## flow/design.v

```verilog
module floating_mult (
  input         s_axis_a_tvalid,
  input  [31:0] s_axis_a_tdata,
  input         s_axis_b_tvalid,
  input  [31:0] s_axis_b_tdata,
  output        m_axis_result_tvalid,
  output [31:0] m_axis_result_tdata
);
wire [31:0] a = s_axis_a_tdata;
wire [31:0] b = s_axis_b_tdata;
wire        sa = a[31];
wire        sb = b[31];
wire [7:0]  ea = a[30:23];
wire [7:0]  eb = b[30:23];
wire [22:0] fa = a[22:0];
wire [22:0] fb = b[22:0];
wire a_zero = (ea == 8'd0);
wire b_zero = (eb == 8'd0);
wire a_inf  = (ea == 8'hFF) && (fa == 23'd0);
wire b_inf  = (eb == 8'hFF) && (fb == 23'd0);
wire a_nan  = (ea == 8'hFF) && (fa != 23'd0);
wire b_nan  = (eb == 8'hFF) && (fb != 23'd0);
wire        s = sa ^ sb;
wire [47:0] p = {1'b1, fa} * {1'b1, fb};
wire signed [10:0] e0 = $signed({3'b000, ea}) + $signed({3'b000, eb}) - 11'sd127;
reg  [22:0] m;
reg         g;
reg         st;
reg  signed [10:0] e1;
always @(*) begin
  if (p[47]) begin
    m  = p[46:24];
    g  = p[23];
    st = |p[22:0];
    e1 = e0 + 11'sd1;
  end else begin
    m  = p[45:23];
    g  = p[22];
    st = |p[21:0];
    e1 = e0;
  end
end
wire        rnd = g & (st | m[0]);
wire [23:0] mr  = {1'b0, m} + {23'd0, rnd};
wire signed [10:0] e2 = mr[23] ? e1 + 11'sd1 : e1;
wire [22:0] mf  = mr[22:0];
reg [31:0] r;
always @(*) begin
  if (a_nan || b_nan || (a_inf && b_zero) || (b_inf && a_zero))
    r = 32'h7FC00000;
  else if (a_inf || b_inf)
    r = {s, 8'hFF, 23'd0};
  else if (a_zero || b_zero)
    r = {s, 31'd0};
  else if (e2 >= 11'sd255)
    r = {s, 8'hFF, 23'd0};
  else if (e2 <= 11'sd0)
    r = {s, 31'd0};
  else
    r = {s, e2[7:0], mf};
end
assign m_axis_result_tdata  = r;
assign m_axis_result_tvalid = 1'b1;
endmodule
module floating_adder (
  input         s_axis_a_tvalid,
  input  [31:0] s_axis_a_tdata,
  input         s_axis_a_tlast,
  input         s_axis_b_tvalid,
  input  [31:0] s_axis_b_tdata,
  output        m_axis_result_tvalid,
  output [31:0] m_axis_result_tdata,
  output        m_axis_result_tlast
);
wire [31:0] a = s_axis_a_tdata;
wire [31:0] b = s_axis_b_tdata;
wire a_zero = (a[30:23] == 8'd0);
wire b_zero = (b[30:23] == 8'd0);
wire a_inf  = (a[30:23] == 8'hFF) && (a[22:0] == 23'd0);
wire b_inf  = (b[30:23] == 8'hFF) && (b[22:0] == 23'd0);
wire a_nan  = (a[30:23] == 8'hFF) && (a[22:0] != 23'd0);
wire b_nan  = (b[30:23] == 8'hFF) && (b[22:0] != 23'd0);
wire        swap = (b[30:0] > a[30:0]);
wire [31:0] x = swap ? b : a;
wire [31:0] y = swap ? a : b;
wire        sx = x[31];
wire        sy = y[31];
wire [7:0]  ex = x[30:23];
wire [7:0]  ey = y[30:23];
wire [7:0]  d  = ex - ey;
wire        sub = sx ^ sy;
wire [26:0] mx = {1'b1, x[22:0], 3'b000};
wire [26:0] my = {1'b1, y[22:0], 3'b000};
wire        far    = (d >= 8'd27);
wire [26:0] my_sh  = far ? 27'd0 : (my >> d[4:0]);
wire [26:0] lost   = far ? my : (my & ~(27'h7FFFFFF << d[4:0]));
wire        sticky = |lost;
wire [26:0] my_al = {my_sh[26:1], my_sh[0] | sticky};
wire [27:0] s0 = sub ? ({1'b0, mx} - {1'b0, my_al}) : ({1'b0, mx} + {1'b0, my_al});
reg  [4:0]  lz;
always @(*) begin
  casez (s0[26:0])
    27'b1??????????????????????????: lz = 5'd0;
    27'b01?????????????????????????: lz = 5'd1;
    27'b001????????????????????????: lz = 5'd2;
    27'b0001???????????????????????: lz = 5'd3;
    27'b00001??????????????????????: lz = 5'd4;
    27'b000001?????????????????????: lz = 5'd5;
    27'b0000001????????????????????: lz = 5'd6;
    27'b00000001???????????????????: lz = 5'd7;
    27'b000000001??????????????????: lz = 5'd8;
    27'b0000000001?????????????????: lz = 5'd9;
    27'b00000000001????????????????: lz = 5'd10;
    27'b000000000001???????????????: lz = 5'd11;
    27'b0000000000001??????????????: lz = 5'd12;
    27'b00000000000001?????????????: lz = 5'd13;
    27'b000000000000001????????????: lz = 5'd14;
    27'b0000000000000001???????????: lz = 5'd15;
    27'b00000000000000001??????????: lz = 5'd16;
    27'b000000000000000001?????????: lz = 5'd17;
    27'b0000000000000000001????????: lz = 5'd18;
    27'b00000000000000000001???????: lz = 5'd19;
    27'b000000000000000000001??????: lz = 5'd20;
    27'b0000000000000000000001?????: lz = 5'd21;
    27'b00000000000000000000001????: lz = 5'd22;
    27'b000000000000000000000001???: lz = 5'd23;
    27'b0000000000000000000000001??: lz = 5'd24;
    27'b00000000000000000000000001?: lz = 5'd25;
    27'b000000000000000000000000001: lz = 5'd26;
    default:                          lz = 5'd27;
  endcase
end
wire [26:0] n  = s0[27] ? {s0[27:2], s0[1] | s0[0]} : (s0[26:0] << lz);
wire signed [9:0] en = s0[27] ? $signed({2'b00, ex}) + 10'sd1
                              : $signed({2'b00, ex}) - $signed({5'd0, lz});
wire        g   = n[2];
wire        st  = n[1] | n[0];
wire [22:0] m   = n[25:3];
wire        rnd = g & (st | m[0]);
wire [23:0] mr  = {1'b0, m} + {23'd0, rnd};
wire signed [9:0] e2 = mr[23] ? en + 10'sd1 : en;
reg [31:0] r;
always @(*) begin
  if (a_nan || b_nan || (a_inf && b_inf && (a[31] != b[31])))
    r = 32'h7FC00000;
  else if (a_inf)
    r = a;
  else if (b_inf)
    r = b;
  else if (a_zero && b_zero)
    r = {a[31] & b[31], 31'd0};
  else if (b_zero)
    r = a;
  else if (a_zero)
    r = b;
  else if (s0 == 28'd0)
    r = 32'd0;
  else if (e2 >= 10'sd255)
    r = {sx, 8'hFF, 23'd0};
  else if (e2 <= 10'sd0)
    r = {sx, 31'd0};
  else
    r = {sx, e2[7:0], mr[22:0]};
end
assign m_axis_result_tdata  = r;
assign m_axis_result_tvalid = 1'b1;
assign m_axis_result_tlast  = 1'b0;
endmodule
module conv_kernel(
	clk,
	rst_n,
	clear,
	i_pixel,
	i_weight,
	o_pixel
);
parameter	WIDTH	=	32;
input					clk;
input					rst_n;
input					clear;
input	[WIDTH-1:0]		i_pixel;
input	[WIDTH-1:0]		i_weight;
output	[WIDTH-1:0]		o_pixel;
reg		[WIDTH-1:0]		o_pixel;
reg		[WIDTH-1:0]		mult_a;
reg		[WIDTH-1:0]		mult_b;
wire	[WIDTH-1:0]		product;
reg		[WIDTH-1:0]		add_a;
reg		[WIDTH-1:0]		add_b;
wire	[WIDTH-1:0]		sum;
always @(posedge clk, negedge rst_n)	begin
	if(!rst_n) begin
		mult_a		<=	32'b0;
		mult_b		<=	32'b0;
	end
	else begin
		mult_a		<=	i_pixel;
		mult_b		<=	i_weight;
	end
end
always @(posedge clk, negedge rst_n)	begin
	if(!rst_n) begin
		add_a		<=	32'b0;
		add_b		<=	32'b0;
	end
	else if (clear) begin
		add_a		<=	32'b0;
		add_b		<=	32'b0;
	end			
	else begin
		add_a		<=	product;
		add_b		<=	sum;
	end
end
always @(posedge clk, negedge rst_n)	begin
	if(!rst_n) begin
		o_pixel		<=	32'b0;
	end
	else if (clear) begin
		o_pixel		<=	32'b0;
	end
	else begin
		o_pixel		<=	sum;
	end
end
floating_adder U_floating_adder (
  .s_axis_a_tvalid(),             
  .s_axis_a_tdata(add_a),               
  .s_axis_a_tlast(),               
  .s_axis_b_tvalid(),             
  .s_axis_b_tdata(add_b),               
  .m_axis_result_tvalid(),   
  .m_axis_result_tdata(sum),     
  .m_axis_result_tlast()     
);
floating_mult U_floating_mult (
  .s_axis_a_tvalid(),             
  .s_axis_a_tdata(mult_a),               
  .s_axis_b_tvalid(),             
  .s_axis_b_tdata(mult_b),               
  .m_axis_result_tvalid(),   
  .m_axis_result_tdata(product)     
);
endmodule
```

## flow/run.sh

```bash
#!/bin/bash
# the make line also repeats each setting of config.mk as NAME=value (left out here)
make -C /OpenROAD-flow-scripts/flow DESIGN_CONFIG=/design/flow/config.mk WORK_HOME=/design/flow/orfs CLKGATE_MAP_FILE= finish
```

## flow/config.mk

```make
export PLATFORM = sky130hd
export DESIGN_NAME = conv_kernel
export DESIGN_NICKNAME = conv_kernel
export VERILOG_FILES = /design/flow/design.v
export SDC_FILE = /design/flow/constraint.sdc
export NUM_CORES = 4
export LEC_CHECK = 0
export CAP_MARGIN = 20
export CELL_PAD_IN_SITES_DETAIL_PLACEMENT = 0
export CORE_MARGIN = 5
export CORE_UTILIZATION = 58
export CTS_CLUSTER_DIAMETER = 272
export GPL_ROUTABILITY_DRIVEN = 0
export SLEW_MARGIN = 40
```

## flow/constraint.sdc

```tcl
create_clock -name core_clock -period 10.5 [get_ports {clk}]
set_input_delay 2.1000 -clock core_clock [delete_from_list [all_inputs] [get_ports {clk}]]
set_output_delay 2.1000 -clock core_clock [all_outputs]
set_load 0.01 [all_outputs]
```

==> results of run 1 <==
routing by layer:
metal | track usage (%) | part of all wire (%)
met3 | 8.54 | 10
met2 | 59.8 | 44
met4 | 19.6 | 6.8
met1 | 49.8 | 39
met5 | 0 | 0
metrics by stage:
| step | setup slack (ns) | instance area, sq um | utilization (%) |
|---|---|---|---|
| CTS | -0.0638 | 44400 | 72.0 |
| finish | -0.495 | 45200 | 73.2 |
| global placement | -0.629 | 43000 | 69.6 |
| detailed placement | -0.782 | 43000 | 69.7 |
| floorplan | -0.940 | 36500 | - |
| global route | -0.964 | 45200 | 73.2 |
final cells by class:
class | instances | area, sq um
multi-input cells | 3517 | 30600
fillers | 5027 | 16600
repair buffers | 878 | 7180
flip-flops and latches | 128 | 3240
inverters | 657 | 2480
well taps | 837 | 1050
clock buffers | 17 | 425
clock inverters | 15 | 186
repair inverters | 1 | 8.76
timing repair:
item	4_1_cts	5_1_grt
gates resized	113	109
setup buffers	40	32
cloned	2	1
hold buffers	0	0
endpoints found under the setup margin	31	55
pin swaps	45	26
==> run notes, run 1 <==
run results: status=failed layout checks, Failed Checks=negative setup slack, r2r worst-path depth=56, I/O pin count=99, worst path required time=10.89 ns, IO Port Bufs=98, FF-to-FF End=add_b[22]$_DFFE_PN0P_, Worst EP arrival=11.38 ns, initial antenna violation count=1, Slew @ Worst Pin=0.928 ns, Clk pin slew, worst setup/hold paths=0.08 ns, Top area cell types=fa_1 27%, ha_1 9.4%, dfrtp_1 8.9%, inv_1 6.8%, nand2_1 6.3%, Final min period=10.99 ns, Diodes inserted=0, hpwl dp=105 mm, Post-synth seq share=8.85%, Simple-Gate Area Share=21.1%, Final nets=6025, setup ws final=-0.495 ns, worst setup path startpoint=add_b[20]$_DFFE_PN0P_, Final Cycle Share=105%, Yosys cell types=117, Final Instance Count excl. Fillers=6050, worst clock skew=0.0368 ns, CTS buffer count=17, share of the synthesized area in the top cell type=26.8%, Levels on crit path=56, yosys stat chip area=36200 sq um, Initial DRT Pass Iterations=9, WL per Instance=21.5 um, # DRC=0, Dominant comb cell=adder cells, Layout area overhead=24.8%, most frequent cells after synthesis=651 x inv_1, 604 x nand2_1, 485 x fa_1, 278 x a21oi_1, 277 x nor2_1, Placed Instances=5948, Slew Viols, Final=0, yosys warning tally=3, vias in the first global route=36260, ys cells=4543, Yosys top cell by area=fa_1, initial detailed-routing violation count=4153, Most common reg cell=dfrtp_1, Syn Inst Count=4543, mux frac, synth=3.06%, top-count cell post-synth=inv_1, DIE WIDTH=260 um, clk sink count=128, largest net degree at the start of global routing=70, Post-Synthesis Mean Instance Area=7.96 sq um, drt via density=6.04, CTS tree=done, critical path launch point type=register, first-pass GRT wire length=202 mm, CP Buf/Inv Count=11, final wirelength=130 mm, Routed Antenna Nets=0, crit path capture=add_b[22]$_DFFE_PN0P_, row count=91, asr flop ratio synth=100%, most frequent CP cell=buf_4, TNS Setup=-13.31 ns, Cells on Worst Hold Path=2, adder share=36.3%, critical path class=register to register, max-cap violations=0, Fmax=91.0 MHz, Root Buffer=clkbuf_16, #FFs+latches synth=128, Final Hold Viols=0, number of synthesized flops with an enable pin=0, Die Y-Extent=260 um, Min-Delay Path Class=register to register, Clock Tree Buf Depth=2, slowest stage delay, CP=0.61 ns, Slew HR=37.7%, Die Area=67500 sq um, compound-gate portion of the synthesized area=17.3%, RSZ-0062 raised after global routing=true, # setup viols final=31, Starting Density=58.6%, crit path capture type=register, total gr overflow=0, syn_nets=5368, Min Hold Slack=0.510 ns, crit-path max FO=5, hold_sp=mult_a[31]$_DFF_PN0_, R2R Setup Slk=-0.49 ns, Critical R2R Launch=add_b[20]$_DFFE_PN0P_, Endpoint, Worst Hold=add_a[31]$_DFF_PN0_, Via Count=36530, Clock Latency Late Sink=0.52 ns, Tool Warnings=56, CP max stage cell=or4_4, GRT Util Overall=38.1%, Crit path max-delay family=AND-OR/OR-AND gates, htree depth=4, cell area after synthesis=36200 sq um, Core ar.=61700 sq um, XOR Share, Synth=3.73%
==> run 2, diff against run 1 <==
Settings changed: CELL_PAD_IN_SITES_DETAIL_PLACEMENT 0 to not set, CORE_MARGIN 5 to 2, CORE_UTILIZATION 58 to 57, CTS_CLUSTER_DIAMETER 272 to not set, GPL_ROUTABILITY_DRIVEN 0 to not set, SETUP_SLACK_MARGIN set to 2.51, SLEW_MARGIN 40 to 20.
Clock period 10.5 ns to 9.06 ns, I/O delays scaled along.
==> run 2 against run 1 <==
Effect of this change:
- still fails the layout checks on negative setup slack
- global-route usage is 4.9 points higher
- highest routed layer unchanged
==> run notes, run 2 <==
run results: status=failed layout checks, Failed Checks=negative setup slack, Clock Latency Late Sink=0.49 ns (-0.03 ns), #FFs+latches synth=128 (unchanged), Yosys top cell by area=fa_1, compound-gate portion of the synthesized area=17.3% (unchanged), # setup viols final=62 (+100%), most frequent cells after synthesis=651 x inv_1, 604 x nand2_1, 485 x fa_1, 278 x a21oi_1, 277 x nor2_1, most frequent CP cell=buf_4, clk sink count=128 (unchanged), CTS tree=done, Layout Utilization=78.9% (+5.7 points), first-pass GRT wire length=221 mm (+9.4%), mux frac, synth=3.06% (unchanged), worst path required time=9.42 ns (-1.47 ns), Via Count=39665 (+8.6%), syn_nets=5368 (unchanged), number of synthesized flops with an enable pin=0 (unchanged), Dominant comb cell=adder cells, GPL Wtd Cong=1.14, Final Hold Viols=0 (unchanged), r2r worst-path depth=60 (+7.1%), drt via density=6.13 (+1.5%), final wirelength=148 mm (+13%), slowest stage delay, CP=0.41 ns (-0.20 ns), Initial DRT Pass Iterations=6 (-3), Levels on crit path=60 (+7.1%), RSZ-0062 raised after global routing=true, Cells on Worst Hold Path=2 (unchanged), GRT Util Overall=43.0% (+4.9 points), Final Cycle Share=121% (+16 points), Starting Density=57.5% (-1.2 points), Root Buffer=clkbuf_16, Die Area=65500 sq um (-2.9%), CP Buf/Inv Count=15 (+4), Setup WS pre-CTS=-2.31 ns (-1.53 ns), vias in the first global route=40057 (+10%), Syn Inst Count=4543 (unchanged), Final min period=10.96 ns (-0.0330 ns), IO Port Bufs=98 (unchanged), htree depth=4 (unchanged), crit-path max FO=16 (+11), hpwl dp=112 mm (+6.9%), Core ar.=63000 sq um (+2.0%), share of the synthesized area in the top cell type=26.8% (unchanged), crit path capture=add_b[20]$_DFFE_PN0P_, Min Hold Slack=0.549 ns (+0.0394 ns), Critical R2R Launch=add_b[22]$_DFFE_PN0P_, Fillers=4220 (-16%), critical path class=register to register, initial detailed-routing violation count=3842 (-7.5%), top-count cell post-synth=inv_1, cts hold-fix bufs=0 (unchanged), R2R Setup Slk=-1.90 ns (-1.41 ns), Routed Antenna Nets=0 (unchanged), Slew HR=34.7% (-2.9 points), Tool Warnings=56 (unchanged), row count=92 (+1.1%), yosys warning tally=3 (unchanged), Yosys cell types=117 (unchanged), Gate Area=31600 sq um (+3.3%), Final nets=6438 (+6.9%), Die Y-Extent=256 um (-1.5%), Endpoint, Worst Hold=add_a[31]$_DFF_PN0_, total gr overflow=0 (unchanged), Post-synth seq share=8.85% (unchanged), yosys stat chip area=36200 sq um (unchanged), FF+latch area=3220 sq um (-0.54%), WL per Instance=22.8 um (+6.0%), CP max stage cell=dfrtp_1, Clock Tree Buf Depth=2 (unchanged), # DRC=0 (unchanged), Clk pin slew, worst setup/hold paths=0.07 ns (about the same), worst clock skew=0.0299 ns (-0.00686 ns), max-cap violations=0 (unchanged), Slew @ Worst Pin=0.976 ns (+0.0483 ns), Top area cell types=fa_1 27%, ha_1 9.4%, dfrtp_1 8.9%, inv_1 6.8%, nand2_1 6.3%, Crit path max-delay family=AND-OR/OR-AND gates, crit path capture type=register, worst setup path startpoint=add_b[22]$_DFFE_PN0P_, I/O pin count=99 (unchanged), Worst EP arrival=11.32 ns (-0.06 ns), DIE WIDTH=256 um (-1.5%), largest net degree at the start of global routing=79 (+13%), setup ws final=-1.90 ns (-1.41 ns), asr flop ratio synth=100% (unchanged), Layout area overhead=37.3%, FF-to-FF End=add_b[20]$_DFFE_PN0P_, Min-Delay Path Class=register to register, critical path launch point type=register, hold_sp=mult_b[31]$_DFF_PN0_, Post-Synthesis Mean Instance Area=7.96 sq um (unchanged), ys cells=4543 (unchanged), initial antenna violation count=1 (unchanged), cell area after synthesis=36200 sq um (unchanged), adder share=36.3% (unchanged), Slew Viols, Final=0 (unchanged), Most common reg cell=dfrtp_1, CTS buffer count=17 (unchanged), Simple-Gate Area Share=21.1% (unchanged), Fmax=91.2 MHz (+0.30%), XOR Share, Synth=3.73% (unchanged)
## run 2: stage by stage
stage	instance area (sq um)	instances	TNS, ns
floorplan	37100	4543	-69.03
global placement	46100	6297	-72.25
detailed placement	46100	6297	-86.44
CTS	48700	6434	-50.64
global route	49700	6472	-94.39
finish	49700	6473	-72.12
## run 2: cell type report
cell class | instances | area share, %
Antenna cell | 1 | 0.00504
Sequential cell | 128 | 6.49
Inverter | 657 | 5.00
Multi-Input combinational cell | 3520 | 63.6
Clock buffer | 18 | 0.884
Tap cell | 846 | 2.13
Clock inverter | 14 | 0.393
Timing Repair Buffer | 1289 | 21.5
## run 2: repair_timing
action,4_1_cts,5_1_grt
buffers inserted,100,38
pin swaps,91,88
endpoints found under the setup margin,63,63
gates resized,234,140
cloned,5,0
## run 2: layer usage
metal	track usage, %	routed length [um]
met3	6.04	13200
met2	72.3	68900
met1	51.8	52900
met4	27.8	12800
met5	0	0
==> run 3, diff against run 2 <==
Settings changed: ABC_AREA set to 0, CELL_PAD_IN_SITES_GLOBAL_PLACEMENT set to 0, CORE_UTILIZATION 57 to 55, CTS_CLUSTER_DIAMETER set to 317, CTS_CLUSTER_SIZE set to 100, HOLD_SLACK_MARGIN set to 0.25, PLACE_DENSITY set to 0.45, SETUP_SLACK_MARGIN 2.51 to not set, TNS_END_PERCENT set to 35.
Clock period 9.06 ns to 12.0 ns, I/O delays scaled along.
==> run 3 against run 2 <==
Effect of this change:
- now clean on timing, DRC and antenna
- clock skew increased by 0.0028 ns
- first-iteration DRC count is 9.9% lower
- die size increased by 3.6%
- largest cell class unchanged
- highest routed layer unchanged
==> run notes, run 3 <==
run results: Slew HR=14.1% (-21 points), Via Count=33962 (-14%), adder share=36.3% (unchanged), asr flop ratio synth=100% (unchanged), cell area after synthesis=36200 sq um (unchanged), Final Instance Count excl. Fillers=5577 (-14%), Final Cycle Share=95.8% (-25 points), XOR Share, Synth=3.73% (unchanged), top-count cell post-synth=inv_1, Slew @ Worst Pin=1.27 ns (+0.298 ns), yosys warning tally=3 (unchanged), Yosys top cell by area=fa_1, # DRC=0 (unchanged), cts hold-fix bufs=0 (unchanged), Dominant comb cell=adder cells, GPL Wtd Cong=1.03 (-9.7%), crit path capture=add_b[6]$_DFFE_PN0P_, Final nets=5525 (-14%), crit-path max FO=33 (+17), GRT Util Overall=37.6% (-5.4 points), Critical R2R Launch=add_a[23]$_DFF_PN0_, number of synthesized flops with an enable pin=0 (unchanged), CP Buf/Inv Count=7 (-8), most frequent CP cell=a21oi_1, final wirelength=127 mm (-14%), yosys stat chip area=36200 sq um (unchanged), Top area cell types=fa_1 27%, ha_1 9.4%, dfrtp_1 8.9%, inv_1 6.8%, nand2_1 6.3%, Endpoint, Worst Hold=add_a[31]$_DFF_PN0_, Placed Instances=5532 (-12%), Initial DRT Pass Iterations=6 (unchanged), htree depth=4 (unchanged), Clock Latency Late Sink=0.50 ns (about the same), Fillers=5893 (+40%), DIE WIDTH=260 um (+1.8%), RSZ-0062 raised after global routing=true, initial antenna violation count=0 (-1), Routed Antenna Nets=0 (unchanged), I/O pin count=99 (unchanged), vias in the first global route=33409 (-17%), Most common reg cell=dfrtp_1, slowest stage delay, CP=0.60 ns (+0.19 ns), initial detailed-routing violation count=3460 (-9.9%), Levels on crit path=48 (-20%), Clk pin slew, worst setup/hold paths=0.06 ns (about the same), most frequent cells after synthesis=651 x inv_1, 604 x nand2_1, 485 x fa_1, 278 x a21oi_1, 277 x nor2_1, total gr overflow=0 (unchanged), R2R Setup Slk=0.51 ns (+2.41 ns), critical path class=register to register, compound-gate portion of the synthesized area=17.3% (unchanged), Core ar.=65400 sq um (+3.9%), Die Y-Extent=260 um (+1.8%), CTS tree=done, final instance area=40300 sq um (-19%), clk sink count=128 (unchanged), WL per Instance=22.8 um (about the same), max-cap violations=0 (unchanged), Final Hold Viols=0 (unchanged), FF-to-FF End=add_b[6]$_DFFE_PN0P_, row count=94 (+2.2%), drt via density=6.09 (-0.62%), ys cells=4543 (unchanged), Clock Tree Buf Depth=2 (unchanged), hpwl dp=103 mm (-8.1%), Fmax=87.0 MHz (-4.6%), CP max stage cell=or4_4, first-pass GRT wire length=196 mm (-11%), syn_nets=5368 (unchanged), Syn Inst Count=4543 (unchanged), Cells on Worst Hold Path=2 (unchanged), Layout area overhead=11.4%, Min-Delay Path Class=register to register, Crit path max-delay family=AND-OR/OR-AND gates, Tool Warnings=54 (-3.6%), status=no timing/DRC/antenna violations, critical path launch point type=register, Post-Synthesis Mean Instance Area=7.96 sq um (unchanged), #FFs+latches synth=128 (unchanged), Slew Viols, Final=0 (unchanged), Starting Density=55.3% (-2.1 points), share of the synthesized area in the top cell type=26.8% (unchanged), Die Area=67900 sq um (+3.6%), Yosys cell types=117 (unchanged), Worst EP arrival=11.85 ns (+0.53 ns), crit path capture type=register, # setup viols final=0 (-100%), Final min period=11.49 ns (+0.530 ns), worst setup path startpoint=add_a[23]$_DFF_PN0_, placement-stage cell area=39500 sq um (-14%), worst path required time=12.36 ns (+2.94 ns), hold_sp=mult_a[31]$_DFF_PN0_, CTS buffer count=17 (unchanged), mux frac, synth=3.06% (unchanged), worst clock skew=0.0328 ns (+0.00282 ns), IO Port Bufs=98 (unchanged), largest net degree at the start of global routing=78 (-1.3%), Root Buffer=clkbuf_16, Post-synth seq share=8.85% (unchanged), Simple-Gate Area Share=21.1% (unchanged), r2r worst-path depth=48 (-20%)
==> run 3: repair_timing <==
item / 4_1_cts / 5_1_grt
endpoints found under the setup margin: 0 / 54
endpoints found under the hold margin: 0 / 0
gates resized: 0 / 62
buffers inserted: 0 / 11
==> run 3: per-layer routing <==
layer,global-route usage [%],part of all wire [%],up-vias
met4,18.8,5.5,0
met2,59.8,46,1674
li1,-,-,15439
met1,49.3,40,16511
met5,0,0,-
met3,6.84,8.5,338
==> run 3: layout make-up <==
| type | count | area (sq um) | share of cell area [%] |
|---|---|---|---|
| antenna | 1 | 2.50 | 0.00621 |
| clock buffer | 18 | 439 | 1.09 |
| clock inverter | 13 | 138 | 0.342 |
| inverter | 657 | 2470 | 6.14 |
| multi-input combinational | 3517 | 29700 | 73.8 |
| sequential | 128 | 3220 | 8.00 |
| tap | 864 | 1080 | 2.68 |
| timing repair buffer | 377 | 3210 | 7.96 |
| timing repair inverter | 2 | 10.0 | 0.0248 |
==> run 3: stage by stage <==
step                utilization (%)  hold slack, ns  worst slack, ns  setup TNS (ns)
floorplan                         -           0.502           0.0196               0
global placement               60.3           0.556            0.169               0
detailed placement             60.3           0.553            0.111               0
CTS                            61.2           0.561           0.0475               0
global route                   61.6           0.570          -0.0439          -0.363
finish                         61.6           0.561            0.508               0
==> run 4, diff against run 3 <==
Settings changed: CAP_MARGIN 20 to 35, CELL_PAD_IN_SITES_GLOBAL_PLACEMENT 0 to 2, CORE_UTILIZATION 55 to 70, CTS_CLUSTER_DIAMETER 317 to not set, CTS_CLUSTER_SIZE 100 to not set, GPL_TIMING_DRIVEN set to 1, HOLD_SLACK_MARGIN 0.25 to -0.08, PLACE_DENSITY 0.45 to not set, PLACE_DENSITY_LB_ADDON set to 0.02, SLEW_MARGIN 20 to 40, TNS_END_PERCENT 35 to 50.
Clock period 12.0 ns to 13.5 ns, I/O delays scaled along.
==> run 4 against run 3 <==
Effect of this change:
- the flow now stops in global placement without I/O (3_1_place_gp_skip_io)
- die size fell by 21%
- area after synthesis stayed put
- synthesized cell count unchanged
==> run notes, run 4 <==
yosys + openroad results -> Yosys top cell by area=fa_1, XOR Share, Synth=3.73% (unchanged), Core ar.=51200 sq um (-22%), ys cells=4543 (unchanged), Die Area=53500 sq um (-21%), Post-Synthesis Mean Instance Area=7.96 sq um (unchanged), status=did not finish, row count=83 (-12%), cell area after synthesis=36200 sq um (unchanged), Post-synth seq share=8.85% (unchanged), Most common reg cell=dfrtp_1, DIE WIDTH=231 um (-11%), Yosys cell types=117 (unchanged), share of the synthesized area in the top cell type=26.8% (unchanged), yosys stat chip area=36200 sq um (unchanged), Starting Density=70.7% (+15 points), Dominant comb cell=adder cells, Simple-Gate Area Share=21.1% (unchanged), Die Y-Extent=231 um (-11%), number of synthesized flops with an enable pin=0 (unchanged), asr flop ratio synth=100% (unchanged), most frequent cells after synthesis=651 x inv_1, 604 x nand2_1, 485 x fa_1, 278 x a21oi_1, 277 x nor2_1, top-count cell post-synth=inv_1, Halt Reason=[ERROR FLW-0024] Place density exceeds 1.0 (current PLACE_DENSITY_LB_ADDON =  0.02). Please check if the value of  PLACE_DENSITY_LB_ADDON is between 0 and 0.99., Top area cell types=fa_1 27%, ha_1 9.4%, dfrtp_1 8.9%, inv_1 6.8%, nand2_1 6.3%, failing step=global placement without I/O (3_1_place_gp_skip_io), compound-gate portion of the synthesized area=17.3% (unchanged), mux frac, synth=3.06% (unchanged), yosys warning tally=3 (unchanged), Syn Inst Count=4543 (unchanged), #FFs+latches synth=128 (unchanged), syn_nets=5368 (unchanged), adder share=36.3% (unchanged)
==> run 5, diff against run 4 <==
Settings changed: ABC_AREA 0 to 1, CAP_MARGIN 35 to 20, CELL_PAD_IN_SITES_GLOBAL_PLACEMENT 2 to not set, CORE_UTILIZATION 70 to 24, CTS_CLUSTER_DIAMETER set to 317, CTS_CLUSTER_SIZE set to 41, GPL_TIMING_DRIVEN 1 to not set, HOLD_SLACK_MARGIN -0.08 to not set, PLACE_DENSITY set to 0.83, PLACE_DENSITY_LB_ADDON 0.02 to not set, SLEW_MARGIN 40 to 20.
Clock period 13.5 ns to 12.0 ns, I/O delays scaled along.
==> run 5 against run 4 <==
Effect of this change:
- area after synthesis up 0.16%
- the run now finishes clean
- die size grew to 2.9 times the previous value
- synthesized cell count rose by 17%
==> run notes, run 5 <==
run results: status=no timing/DRC/antenna violations, top-count cell post-synth=nand2_1, GRT Util Overall=15.8%, first-pass GRT wire length=193 mm, Levels on crit path=64, Root Buffer=clkbuf_16, Post-Synthesis Mean Instance Area=6.81 sq um (-14%), CP max stage cell=fa_1, syn_nets=6144 (+14%), asr flop ratio synth=100% (unchanged), hold_sp=add_b[31]$_DFFE_PN0P_, I/O pin count=99, DIE WIDTH=393 um (+70%), Final min period=11.15 ns, # DRC=0, Gate Area=27700 sq um, Post-synth seq share=8.84% (-0.014 points), Endpoint, Worst Hold=add_b[31]$_DFFE_PN0P_, crit path capture type=register, Critical R2R Launch=mult_a[5]$_DFF_PN0_, Top area cell types=fa_1 27%, nand2_1 16%, inv_1 12%, ha_1 9.4%, dfrtp_1 8.8%, TNS Setup=0 ns, Worst EP arrival=11.51 ns, worst clock skew=0.0166 ns, initial detailed-routing violation count=4027, Clk pin slew, worst setup/hold paths=0.07 ns, Clock Tree Buf Depth=2, Yosys top cell by area=fa_1, setup ws final=0.851 ns, CTS tree=done, Slew @ Worst Pin=1.08 ns, Layout Utilization=27.4%, WL per Instance=16.4 um, initial antenna violation count=0, RSZ-0062 raised after global routing=true, compound-gate portion of the synthesized area=7.51% (-9.8 points), CP Buf/Inv Count=7, slowest stage delay, CP=0.57 ns, drt via density=4.76, Routed Antenna Nets=0, Slew HR=27.9%, Placed Instances=7433, FF-to-FF End=add_a[7]$_DFF_PN0_, Tool Warnings=52, Setup WS pre-CTS=0.317 ns, crit-path max FO=22, Slew Viols, Final=0, adder share=36.2% (-0.058 points), FF+latch area=3220 sq um, most frequent cells after synthesis=1538 x nand2_1, 1145 x inv_1, 485 x fa_1, 376 x nand3_1, 273 x ha_1, # setup viols final=0, Starting Density=24.2% (-47 points), clk sink count=128, row count=142 (+71%), final wirelength=123 mm, Dominant comb cell=adder cells, ys cells=5319 (+17%), Layout area overhead=13.3%, max-cap violations=0, yosys stat chip area=36200 sq um (+0.16%), XOR Share, Synth=2.65% (-1.1 points), htree depth=4, #FFs+latches synth=128 (unchanged), IO Port Bufs=98, Yosys cell types=73 (-38%), Final Hold Viols=0, Min-Delay Path Class=register to register, cts hold-fix bufs=0, Final nets=6267, R2R Setup Slk=0.85 ns, Min Hold Slack=0.602 ns, r2r worst-path depth=64, share of the synthesized area in the top cell type=26.8% (-0.043 points), worst setup path startpoint=mult_a[5]$_DFF_PN0_, mux frac, synth=0.0276% (-3.0 points), critical path launch point type=register, Fillers=16176, Core ar.=150000 sq um (+190%), GPL Wtd Cong=0.982, Initial DRT Pass Iterations=7, Simple-Gate Area Share=29.8% (+8.7 points), CTS buffer count=17, worst path required time=12.36 ns, Most common reg cell=dfrtp_1, Fmax=89.7 MHz, Cells on Worst Hold Path=1, total gr overflow=0, Syn Inst Count=5319 (+17%), most frequent CP cell=nand2_1, Die Y-Extent=393 um (+70%), Final Cycle Share=92.9%, Crit path max-delay family=simple AND/OR/NAND/NOR gates, cell area after synthesis=36200 sq um (+0.16%), critical path class=register to register, number of synthesized flops with an enable pin=0 (unchanged), crit path capture=add_a[7]$_DFF_PN0_, hpwl dp=101 mm, Die Area=154000 sq um (+190%), Final Instance Count excl. Fillers=7472, yosys warning tally=3 (unchanged), Clock Latency Late Sink=0.50 ns, vias in the first global route=35409, largest net degree at the start of global routing=90, Via Count=35591
run 5: layout make-up:
class / instances / area share, %
multi-input cells: 3823 / 67.4
inverters: 1166 / 10.7
flip-flops and latches: 128 / 7.84
repair buffers: 306 / 6.55
well taps: 2016 / 6.14
clock buffers: 19 / 1.08
clock inverters: 13 / 0.311
diodes: 1 / 0.00610
run 5: per-stage QoR:
| stage | area [sq um] |
|---|---|
| after CTS | 40900 |
| after floorplan | 36200 |
| after global routing | 41000 |
| after detailed placement | 40300 |
| after global placement | 40300 |
| final | 41100 |
run 5: metal layers:
layer  vias to the layer above  GRT usage (%)  share of wire [%]
met2                      1952           25.2                 44
met1                     16921           21.0                 41
met5                         -              0                  0
met3                       290           3.16                 11
met4                         0           5.98                3.7
li1                      16428              -                  -
run 5: timing repair:
item                                    4_1_cts  5_1_grt
gates resized                                 0       41
endpoints found under the setup margin        0       61
buffers inserted                              0        4
==> run 6, diff against run 5 <==
Settings changed: ABC_AREA 1 to not set, CORE_UTILIZATION 24 to 72, CTS_CLUSTER_DIAMETER 317 to not set, CTS_CLUSTER_SIZE 41 to not set, PLACE_DENSITY 0.83 to not set, PLACE_DENSITY_LB_ADDON set to 0.2, SETUP_SLACK_MARGIN set to 2.49, TNS_END_PERCENT 50 to not set.
Clock period 12.0 ns to 13.2 ns, I/O delays scaled along.
==> run 6 against run 5 <==
Effect of this change:
- the run now fails in global routing (5_1_grt)
- area after synthesis is 0.16% lower
- synthesized cell count is 15% lower
- die size is 66% lower
==> run notes, run 6 <==
yosys + openroad results -> status=did not finish, failing step=global routing (5_1_grt), Halt Reason=[ERROR GRT-0116] Global routing finished with congestion. Check the congestion regions in the DRC Viewer., DIE WIDTH=228 um (-42%), asr flop ratio synth=100% (unchanged), IO Port Bufs=98 (unchanged), hpwl dp=109 mm (+7.9%), I/O pin count=99 (unchanged), Yosys top cell by area=fa_1, Starting Density=72.6% (+48 points), Simple-Gate Area Share=21.1% (-8.7 points), Setup WS pre-CTS=0.335 ns (+0.0180 ns), yosys warning tally=3 (unchanged), #FFs+latches synth=128 (unchanged), Yosys cell types=117 (+60%), Clock Tree Buf Depth=2 (unchanged), Most common reg cell=dfrtp_1, Post-synth seq share=8.85% (+0.014 points), Syn Inst Count=4543 (-15%), Placed Instances=5192 (-30%), adder share=36.3% (+0.058 points), GPL Wtd Cong=1.09 (+11%), CTS buffer count=17 (unchanged), Root Buffer=clkbuf_16, htree depth=4 (unchanged), Dominant comb cell=adder cells, share of the synthesized area in the top cell type=26.8% (+0.043 points), GRT Util Overall=77.0%, XOR Share, Synth=3.73% (+1.1 points), mux frac, synth=3.06% (+3.0 points), Post-Synthesis Mean Instance Area=7.96 sq um (+17%), row count=82 (-42%), Core ar.=49900 sq um (-67%), compound-gate portion of the synthesized area=17.3% (+9.8 points), Top area cell types=fa_1 27%, ha_1 9.4%, dfrtp_1 8.9%, inv_1 6.8%, nand2_1 6.3%, total gr overflow=159, top-count cell post-synth=inv_1, ys cells=4543 (-15%), syn_nets=5368 (-13%), Die Y-Extent=228 um (-42%), most frequent cells after synthesis=651 x inv_1, 604 x nand2_1, 485 x fa_1, 278 x a21oi_1, 277 x nor2_1, cts hold-fix bufs=0 (unchanged), cell area after synthesis=36200 sq um (-0.16%), Die Area=52100 sq um (-66%), yosys stat chip area=36200 sq um (-0.16%), number of synthesized flops with an enable pin=0 (unchanged), clk sink count=128 (unchanged)
run 6: what timing repair did:
action	4_1_cts
pin swaps	80
setup buffers	128
gates resized	258
cloned	6
setup endpoints to repair	62
run 6: metrics by stage:
step	hold WS, ns	area, sq um	util (%)
3_3_place_gp	0.507	38200	76.5
2_1_floorplan	0.502	36500	-
4_1_cts	0.536	40800	81.8
3_5_place_dp	0.520	38200	76.5
run 6: per-layer routing:
layer / GRT usage (%) / overflow
met2: 93.5 / 85
met4: 79.5 / 68
met5: 27.9 / 0
met1: 77.4 / 6
met3: 60.0 / 0
==> run 7, diff against run 6 <==
Settings changed: CELL_PAD_IN_SITES_GLOBAL_PLACEMENT set to 2, CORE_MARGIN 2 to 7, CORE_UTILIZATION 72 to 68, CTS_CLUSTER_SIZE set to 80, GPL_ROUTABILITY_DRIVEN set to 1, GPL_TIMING_DRIVEN set to 1, MAX_ROUTING_LAYER set to met5, PLACE_DENSITY set to 0.37, PLACE_DENSITY_LB_ADDON 0.2 to not set, SETUP_SLACK_MARGIN 2.49 to 0.59.
Clock period 13.2 ns to 10.4 ns, I/O delays scaled along.
==> run 7 against run 6 <==
Effect of this change:
- the run fails in global placement without I/O (3_1_place_gp_skip_io)
- die size grew 15%
- synthesized cell count is the same
- area after synthesis is the same
==> run notes, run 7 <==
yosys + openroad results -> status=did not finish, failing step=global placement without I/O (3_1_place_gp_skip_io), Halt Reason=[ERROR GPL-0301] Utilization 124.507 % exceeds 100%., Core ar.=52600 sq um (+5.4%), Post-Synthesis Mean Instance Area=7.96 sq um (unchanged), Top area cell types=fa_1 27%, ha_1 9.4%, dfrtp_1 8.9%, inv_1 6.8%, nand2_1 6.3%, Simple-Gate Area Share=21.1% (unchanged), ys cells=4543 (unchanged), Post-synth seq share=8.85% (unchanged), Die Y-Extent=245 um (+7.2%), Die Area=59900 sq um (+15%), share of the synthesized area in the top cell type=26.8% (unchanged), compound-gate portion of the synthesized area=17.3% (unchanged), asr flop ratio synth=100% (unchanged), XOR Share, Synth=3.73% (unchanged), number of synthesized flops with an enable pin=0 (unchanged), Yosys top cell by area=fa_1, Starting Density=68.9% (-3.7 points), adder share=36.3% (unchanged), most frequent cells after synthesis=651 x inv_1, 604 x nand2_1, 485 x fa_1, 278 x a21oi_1, 277 x nor2_1, row count=84 (+2.4%), yosys warning tally=3 (unchanged), yosys stat chip area=36200 sq um (unchanged), mux frac, synth=3.06% (unchanged), Syn Inst Count=4543 (unchanged), cell area after synthesis=36200 sq um (unchanged), Most common reg cell=dfrtp_1, syn_nets=5368 (unchanged), Dominant comb cell=adder cells, #FFs+latches synth=128 (unchanged), Yosys cell types=117 (unchanged), DIE WIDTH=245 um (+7.2%), top-count cell post-synth=inv_1
==> run 8, diff against run 7 <==
Settings changed: ABC_AREA set to 1, CELL_PAD_IN_SITES_DETAIL_PLACEMENT set to 0, CELL_PAD_IN_SITES_GLOBAL_PLACEMENT 2 to 3, CORE_MARGIN 7 to 5, CORE_UTILIZATION 68 to 31, CTS_CLUSTER_DIAMETER set to 382, CTS_CLUSTER_SIZE 80 to 99, GPL_ROUTABILITY_DRIVEN 1 to 0, GPL_TIMING_DRIVEN 1 to 0, MAX_ROUTING_LAYER met5 to not set, PLACE_DENSITY 0.37 to 0.91, SETUP_SLACK_MARGIN 0.59 to not set, SLEW_MARGIN 20 to 5, TNS_END_PERCENT set to 40.
Clock period 10.4 ns to 9.21 ns, I/O delays scaled along.
==> run 8 against run 7 <==
Effect of this change:
- now fails the layout checks on negative setup slack
- die size is 110% higher
- area after synthesis up 0.16%
- synthesized cell count up 17%
==> run notes, run 8 <==
run results: CP Buf/Inv Count=16, Core ar.=116000 sq um (+120%), CP max stage cell=dfrtp_2, Final min period=10.27 ns, #FFs+latches synth=128 (unchanged), syn_nets=6144 (+14%), Crit path max-delay family=simple AND/OR/NAND/NOR gates, setup ws final=-1.06 ns, number of synthesized flops with an enable pin=0 (unchanged), Cells on Worst Hold Path=2, CTS tree=done, asr flop ratio synth=100% (unchanged), yosys warning tally=3 (unchanged), Final Cycle Share=111%, Final Instance Count excl. Fillers=7270, top-count cell post-synth=nand2_1, compound-gate portion of the synthesized area=7.51% (-9.8 points), max-cap violations=0, Placed Instances=6946, vias in the first global route=36574, Top area cell types=fa_1 27%, nand2_1 16%, inv_1 12%, ha_1 9.4%, dfrtp_1 8.8%, Layout Utilization=39.0%, r2r worst-path depth=77, htree depth=4, Final nets=6559, status=failed layout checks, Die Area=124000 sq um (+110%), WL per Instance=20.4 um, adder share=36.2% (-0.058 points), critical path class=register to register, crit path capture=add_b[27]$_DFFE_PN0P_, placement-stage cell area=39700 sq um, Clock Tree Buf Depth=2, Worst EP arrival=10.64 ns, Dominant comb cell=adder cells, crit-path max FO=10, worst clock skew=0.0185 ns, Final Hold Viols=0, initial antenna violation count=0, total gr overflow=0, Root Buffer=clkbuf_16, Diodes inserted=0, Die Y-Extent=352 um (+44%), worst setup path startpoint=add_a[19]$_DFF_PN0_, CTS buffer count=17, Min-Delay Path Class=register to register, hold_sp=add_b[30]$_DFFE_PN0P_, Levels on crit path=77, clk sink count=128, IO Port Bufs=98, Via Count=35989, slowest stage delay, CP=0.44 ns, final instance area=45400 sq um, # DRC=0, Simple-Gate Area Share=29.8% (+8.7 points), I/O pin count=99, Critical R2R Launch=add_a[19]$_DFF_PN0_, Yosys top cell by area=fa_1, DIE WIDTH=352 um (+44%), initial detailed-routing violation count=2823, critical path launch point type=register, ys cells=5319 (+17%), Routed Antenna Nets=0, yosys stat chip area=36200 sq um (+0.16%), Starting Density=31.2% (-38 points), share of the synthesized area in the top cell type=26.8% (-0.043 points), mux frac, synth=0.0276% (-3.0 points), Endpoint, Worst Hold=add_b[30]$_DFFE_PN0P_, most frequent cells after synthesis=1538 x nand2_1, 1145 x inv_1, 485 x fa_1, 376 x nand3_1, 273 x ha_1, XOR Share, Synth=2.65% (-1.1 points), cts hold-fix bufs=0, Clk pin slew, worst setup/hold paths=0.06 ns, first-pass GRT wire length=224 mm, Post-Synthesis Mean Instance Area=6.81 sq um (-14%), Most common reg cell=dfrtp_1, Yosys cell types=73 (-38%), worst path required time=9.58 ns, Syn Inst Count=5319 (+17%), drt via density=4.95, most frequent CP cell=nand2_1, RSZ-0062 raised after global routing=true, Slew @ Worst Pin=1.01 ns, Failed Checks=negative setup slack, Slew HR=32.6%, Slew Viols, Final=0, Clock Latency Late Sink=0.49 ns, Post-synth seq share=8.84% (-0.014 points), FF-to-FF End=add_b[27]$_DFFE_PN0P_, crit path capture type=register, Tool Warnings=54, hpwl dp=119 mm, R2R Setup Slk=-1.06 ns, Min Hold Slack=0.606 ns, row count=125 (+49%), Layout area overhead=25.1%, Initial DRT Pass Iterations=8, Fmax=97.4 MHz, GRT Util Overall=23.5%, largest net degree at the start of global routing=76, # setup viols final=62, cell area after synthesis=36200 sq um (+0.16%), final wirelength=148 mm
==> run 8: area by class of cell <==
class	count	area (sq um)
clock buffers	19	443
inverters	1166	4420
multi-input cells	3823	29700
clock inverters	12	159
flip-flops and latches	128	3310
plain buffers	199	1920
fillers	12454	70900
repair buffers	399	3470
well taps	1524	1910
==> run 8: repair_timing <==
action / 4_1_cts / 5_1_grt
hold endpoints to repair: 0 / 0
gates resized: 657 / 167
setup endpoints to repair: 63 / 62
pin swaps: 235 / 153
buffers inserted: 247 / 44
cloned: 5 / 0
==> run 8: metrics by stage <==
step | worst slack, ns | setup TNS, ns
6_report | -1.06 | -54.89
2_1_floorplan | -0.293 | -9.41
5_1_grt | -1.58 | -89.50
4_1_cts | -0.853 | -48.55
3_5_place_dp | -3.22 | -189.92
3_3_place_gp | -3.25 | -191.56
==> run 8: per-layer routing <==
| layer | GRT usage (%) | vias to the layer above | share of wire, % |
|---|---|---|---|
| li1 | - | 17031 | - |
| met5 | 0 | - | 0 |
| met3 | 2.26 | 213 | 5.3 |
| met2 | 39.6 | 1132 | 47 |
| met4 | 7.17 | 0 | 3.3 |
| met1 | 32.0 | 17613 | 44 |
==> run 9, diff against run 8 <==
Settings changed: ABC_AREA 1 to 0, CELL_PAD_IN_SITES_DETAIL_PLACEMENT 0 to not set, CELL_PAD_IN_SITES_GLOBAL_PLACEMENT 3 to 2, CORE_MARGIN 5 to 2, CORE_UTILIZATION 31 to 47, CTS_CLUSTER_DIAMETER 382 to 317, CTS_CLUSTER_SIZE 99 to 100, GPL_ROUTABILITY_DRIVEN 0 to not set, GPL_TIMING_DRIVEN 0 to not set, PLACE_DENSITY 0.91 to 0.83, SLEW_MARGIN 5 to 20, TNS_END_PERCENT 40 to 35.
Clock period 9.21 ns to 12.0 ns, I/O delays scaled along.
==> run 9 against run 8 <==
Effect of this change:
- the run now finishes clean
- via count fell by 5.4%
- global-route usage grew 11 points
- fmax decreased by 12%
- critical path depth down 33
- first-iteration DRC count rose by 3.0%
- register-to-register slack gained 1.4 ns
- highest routed layer is now met5
- utilization is 15 points higher
- largest cell class unchanged
- synthesized cell count shrank 15%
- area after synthesis shrank 0.16%
==> run notes, run 9 <==
run results: XOR Share, Synth=3.73% (+1.1 points), Routed Antenna Nets=0 (unchanged), Final Cycle Share=97.0% (-15 points), TNS Setup=0 ns (+54.89 ns), worst setup path startpoint=add_a[18]$_DFF_PN0_, Setup WS pre-CTS=-0.0740 ns (+3.14 ns), Layout area overhead=13.6%, total gr overflow=0 (unchanged), crit-path max FO=19 (+9), FF+latch area=3210 sq um (-3.1%), cts hold-fix bufs=0 (unchanged), adder share=36.3% (+0.058 points), crit path capture=add_b[26]$_DFFE_PN0P_, worst clock skew=0.0338 ns (+0.0154 ns), Final min period=11.64 ns (+1.37 ns), ys cells=4543 (-15%), CP Buf/Inv Count=8 (-8), initial antenna violation count=2 (+2), # setup viols final=0 (-100%), # DRC=0 (unchanged), asr flop ratio synth=100% (unchanged), number of synthesized flops with an enable pin=0 (unchanged), yosys warning tally=3 (unchanged), most frequent CP cell=buf_4, Yosys top cell by area=fa_1, share of the synthesized area in the top cell type=26.8% (+0.043 points), vias in the first global route=33710 (-7.8%), most frequent cells after synthesis=651 x inv_1, 604 x nand2_1, 485 x fa_1, 278 x a21oi_1, 277 x nor2_1, Min Hold Slack=0.553 ns (-0.0533 ns), Top area cell types=fa_1 27%, ha_1 9.4%, dfrtp_1 8.9%, inv_1 6.8%, nand2_1 6.3%, hold_sp=mult_a[31]$_DFF_PN0_, RSZ-0062 raised after global routing=true, Crit path max-delay family=AND-OR/OR-AND gates, DIE WIDTH=281 um (-20%), initial detailed-routing violation count=2908 (+3.0%), Syn Inst Count=4543 (-15%), Core ar.=76100 sq um (-35%), largest net degree at the start of global routing=66 (-13%), WL per Instance=23.1 um (+13%), drt via density=5.86 (+18%), Most common reg cell=dfrtp_1, Post-Synthesis Mean Instance Area=7.96 sq um (+17%), row count=101 (-19%), Simple-Gate Area Share=21.1% (-8.7 points), IO Port Bufs=98 (unchanged), Yosys cell types=117 (+60%), final wirelength=134 mm (-9.7%), status=no timing/DRC/antenna violations, Die Y-Extent=281 um (-20%), htree depth=4 (unchanged), worst path required time=12.34 ns (+2.76 ns), Slew HR=24.6% (-8.0 points), slowest stage delay, CP=0.60 ns (+0.16 ns), Tool Warnings=54 (unchanged), GRT Util Overall=34.2% (+11 points), Clock Latency Late Sink=0.50 ns (about the same), compound-gate portion of the synthesized area=17.3% (+9.8 points), GPL Wtd Cong=1.04, Dominant comb cell=adder cells, Levels on crit path=44 (-43%), Critical R2R Launch=add_a[18]$_DFF_PN0_, mux frac, synth=3.06% (+3.0 points), #FFs+latches synth=128 (unchanged), Fillers=7343 (-41%), R2R Setup Slk=0.36 ns (+1.42 ns), Final Hold Viols=0 (unchanged), Clock Tree Buf Depth=2 (unchanged), hpwl dp=110 mm (-7.5%), clk sink count=128 (unchanged), Slew Viols, Final=0 (unchanged), Root Buffer=clkbuf_16, first-pass GRT wire length=206 mm (-8.0%), FF-to-FF End=add_b[26]$_DFFE_PN0P_, Die Area=79200 sq um (-36%), CP max stage cell=or4_4, CTS tree=done, Slew @ Worst Pin=1.13 ns (+0.123 ns), critical path launch point type=register, top-count cell post-synth=inv_1, Endpoint, Worst Hold=add_a[31]$_DFF_PN0_, Worst EP arrival=11.98 ns (+1.34 ns), max-cap violations=0 (unchanged), Post-synth seq share=8.85% (+0.014 points), CTS buffer count=17 (unchanged), syn_nets=5368 (-13%), Final nets=5585 (-15%), setup ws final=0.364 ns (+1.42 ns), Min-Delay Path Class=register to register, Cells on Worst Hold Path=2 (unchanged), Initial DRT Pass Iterations=7 (-1), crit path capture type=register, yosys stat chip area=36200 sq um (-0.16%), Gate Area=29900 sq um (+0.54%), Fmax=85.9 MHz (-12%), cell area after synthesis=36200 sq um (-0.16%), Clk pin slew, worst setup/hold paths=0.07 ns (about the same), I/O pin count=99 (unchanged), r2r worst-path depth=44 (-43%), Starting Density=47.6% (+16 points), critical path class=register to register, Via Count=34029 (-5.4%)
## run 9: timing repair
action / 4_1_cts / 5_1_grt
buffers inserted: 0 / 45
gates resized: 2 / 79
endpoints found under the setup margin: 17 / 35
endpoints found under the hold margin: 0 / 0
pin swaps: 1 / 35
cloned: 0 / 1
## run 9: area by class of cell
class | instances | area share [%]
clock inverter | 15 | 0.411
antenna | 1 | 0.00609
multi-input combinational | 3518 | 72.7
timing repair buffer | 438 | 8.89
sequential | 128 | 7.81
tap | 1030 | 3.13
inverter | 657 | 6.03
clock buffer | 17 | 1.03
## run 9: metrics by stage
step / util, % / area (sq um) / cells
floorplan: - / 36300 / 4543
global placement: 52.4 / 39900 / 5725
detailed placement: 52.4 / 39900 / 5725
CTS: 53.2 / 40500 / 5757
global route: 54.0 / 41100 / 5803
finish: 54.0 / 41100 / 5804
## run 9: routing by layer
layer	GRT usage [%]	share of wire, %
met1	45.8	42
met2	55.2	46
met3	4.32	6.5
met4	15.8	5.0
met5	0	0.0082
==> run 10, diff against run 9 <==
Settings changed: ABC_AREA 0 to not set, CELL_PAD_IN_SITES_DETAIL_PLACEMENT set to 0, CELL_PAD_IN_SITES_GLOBAL_PLACEMENT 2 to not set, CORE_UTILIZATION 47 to 72, CTS_CLUSTER_DIAMETER 317 to 382, CTS_CLUSTER_SIZE 100 to not set, GPL_ROUTABILITY_DRIVEN set to 1, MAX_ROUTING_LAYER set to met4, PLACE_DENSITY 0.83 to not set, PLACE_DENSITY_LB_ADDON set to 0.15, SLEW_MARGIN 20 to 40, TNS_END_PERCENT 35 to not set.
Clock period 12.0 ns to 6.77 ns, I/O delays scaled along.
==> run 10 against run 9 <==
Effect of this change:
- the flow now stops in clock tree synthesis (4_1_cts)
- area after synthesis unchanged
- synthesized cell count is the same
- die size decreased by 34%
==> run notes, run 10 <==
yosys + openroad results -> status=did not finish, failing step=clock tree synthesis (4_1_cts), Halt Reason=[ERROR DPL-0033] detailed placement checks failed during check placement., number of synthesized flops with an enable pin=0 (unchanged), Syn Inst Count=4543 (unchanged), Yosys top cell by area=fa_1, cell area after synthesis=36200 sq um (unchanged), Post-Synthesis Mean Instance Area=7.96 sq um (unchanged), DIE WIDTH=228 um (-19%), Placed Instances=6134 (+7.1%), share of the synthesized area in the top cell type=26.8% (unchanged), Dominant comb cell=adder cells, asr flop ratio synth=100% (unchanged), syn_nets=5368 (unchanged), Die Y-Extent=228 um (-19%), Simple-Gate Area Share=21.1% (unchanged), Most common reg cell=dfrtp_1, top-count cell post-synth=inv_1, yosys warning tally=3 (unchanged), yosys stat chip area=36200 sq um (unchanged), Top area cell types=fa_1 27%, ha_1 9.4%, dfrtp_1 8.9%, inv_1 6.8%, nand2_1 6.3%, placement-stage cell area=45900 sq um (+15%), XOR Share, Synth=3.73% (unchanged), most frequent cells after synthesis=651 x inv_1, 604 x nand2_1, 485 x fa_1, 278 x a21oi_1, 277 x nor2_1, I/O pin count=99 (unchanged), ys cells=4543 (unchanged), IO Port Bufs=98 (unchanged), Die Area=52100 sq um (-34%), compound-gate portion of the synthesized area=17.3% (unchanged), adder share=36.3% (unchanged), GPL Wtd Cong=1.20 (+15%), row count=82 (-19%), #FFs+latches synth=128 (unchanged), mux frac, synth=3.06% (unchanged), Starting Density=72.6% (+25 points), Core ar.=49900 sq um (-34%), Yosys cell types=117 (unchanged), hpwl dp=129 mm (+17%), Post-synth seq share=8.85% (unchanged)
[run 10: through the flow]
stage / worst slack, ns
floorplan: -4.67
global placement: -3.97
detailed placement: -5.08
==> run 11, diff against run 10 <==
Settings changed: ABC_AREA set to 1, CELL_PAD_IN_SITES_DETAIL_PLACEMENT 0 to 1, CORE_UTILIZATION 72 to 40, CTS_CLUSTER_DIAMETER 382 to not set, GPL_ROUTABILITY_DRIVEN 1 to not set, MAX_ROUTING_LAYER met4 to not set, PLACE_DENSITY_LB_ADDON 0.15 to 0.3, SLEW_MARGIN 40 to 20.
Clock period 6.77 ns to 12.0 ns, I/O delays scaled along.
==> run 11 against run 10 <==
Effect of this change:
- die size up 79%
- synthesized cell count grew 17%
- area after synthesis up 0.16%
- now clean on timing, DRC and antenna
==> run notes, run 11 <==
run results: status=no timing/DRC/antenna violations, r2r worst-path depth=55, I/O pin count=99 (unchanged), Initial DRT Pass Iterations=6, final wirelength=133 mm, CP Buf/Inv Count=10, Via Count=35576, vias in the first global route=38504, Final Hold Viols=0, #FFs+latches synth=128 (unchanged), Worst EP arrival=11.60 ns, adder share=36.2% (-0.058 points), Slew @ Worst Pin=1.03 ns, Cells on Worst Hold Path=2, Levels on crit path=55, Min-Delay Path Class=register to register, Final min period=11.20 ns, Fillers=11688, critical path launch point type=register, FF-to-FF End=add_a[1]$_DFF_PN0_, Setup WS pre-CTS=-0.0671 ns (+5.01 ns), total gr overflow=0, Diodes inserted=0, CP max stage cell=fa_1, max-cap violations=0, top-count cell post-synth=nand2_1, row count=110 (+34%), Final nets=6186, critical path class=register to register, Routed Antenna Nets=0, Syn Inst Count=5319 (+17%), crit path capture type=register, mux frac, synth=0.0276% (-3.0 points), CTS tree=done, XOR Share, Synth=2.65% (-1.1 points), drt via density=5.43, asr flop ratio synth=100% (unchanged), # setup viols final=0, Critical R2R Launch=mult_a[13]$_DFF_PN0_, crit-path max FO=21, Clk pin slew, worst setup/hold paths=0.07 ns, Layout area overhead=9.19%, Die Y-Extent=305 um (+34%), htree depth=4, Tool Warnings=51, share of the synthesized area in the top cell type=26.8% (-0.043 points), Slew HR=30.4%, Yosys cell types=73 (-38%), number of synthesized flops with an enable pin=0 (unchanged), Yosys top cell by area=fa_1, first-pass GRT wire length=210 mm, Die Area=93000 sq um (+79%), Fmax=89.3 MHz, most frequent CP cell=nand2_1, largest net degree at the start of global routing=86, cell area after synthesis=36200 sq um (+0.16%), Core ar.=89900 sq um (+80%), initial antenna violation count=2, Top area cell types=fa_1 27%, nand2_1 16%, inv_1 12%, ha_1 9.4%, dfrtp_1 8.8%, initial detailed-routing violation count=2499, Starting Density=40.3% (-32 points), Endpoint, Worst Hold=add_a[31]$_DFF_PN0_, hpwl dp=108 mm (-16%), DIE WIDTH=305 um (+34%), Root Buffer=clkbuf_16, Dominant comb cell=adder cells, ys cells=5319 (+17%), slowest stage delay, CP=0.56 ns, GPL Wtd Cong=0.957 (-20%), Min Hold Slack=0.564 ns, hold_sp=mult_a[31]$_DFF_PN0_, Most common reg cell=dfrtp_1, clk sink count=128, Simple-Gate Area Share=29.8% (+8.7 points), CTS buffer count=17, syn_nets=6144 (+14%), yosys warning tally=3 (unchanged), yosys stat chip area=36200 sq um (+0.16%), GRT Util Overall=28.5%, Clock Tree Buf Depth=2, worst clock skew=0.0160 ns, compound-gate portion of the synthesized area=7.51% (-9.8 points), Slew Viols, Final=0, most frequent cells after synthesis=1538 x nand2_1, 1145 x inv_1, 485 x fa_1, 376 x nand3_1, 273 x ha_1, R2R Setup Slk=0.80 ns, Post-synth seq share=8.84% (-0.014 points), Clock Latency Late Sink=0.50 ns, worst setup path startpoint=mult_a[13]$_DFF_PN0_, # DRC=0, IO Port Bufs=98 (unchanged), Layout Utilization=44.0%, Final Cycle Share=93.4%, setup ws final=0.798 ns, WL per Instance=20.3 um, worst path required time=12.40 ns, Post-Synthesis Mean Instance Area=6.81 sq um (-14%), Crit path max-delay family=adder cells, crit path capture=add_a[1]$_DFF_PN0_
==> run 11: per-layer routing <==
metal  up-vias  share of wire, %  track usage (%)
met4         0               4.3             12.4
met2      1203                49             49.7
met1     17799                41             35.4
met3       318               5.8             3.43
met5         -                 0                0
li1      16256                 -                -
==> run 11: cell type report <==
class                           count  area (sq um)  share of cell area, %
Sequential cell                   128          3220                   8.14
Timing Repair Buffer              221          1960                   4.95
Clock inverter                     13           221                  0.560
Tap cell                         1176          1470                   3.72
Timing Repair inverter              2          10.0                 0.0253
Inverter                         1166          4400                   11.1
Multi-Input combinational cell   3825         27900                   70.4
Clock buffer                       19           443                   1.12
==> run 11: per-stage QoR <==
stage	instance area, sq um	setup TNS [ns]	cells
after global placement	38500	0	6501
final	39600	0	6550
after CTS	39200	0	6533
after global routing	39600	-0.293	6550
after floorplan	36200	0	5319
after detailed placement	38500	-0.429	6501
==> run 11: repair_timing <==
item / CTS / global route
pin swaps: 0 / 9
hold buffers: 0 / 0
setup endpoints to repair: 39 / 62
gates resized: 2 / 91
setup buffers: 0 / 13
cloned: 0 / 4
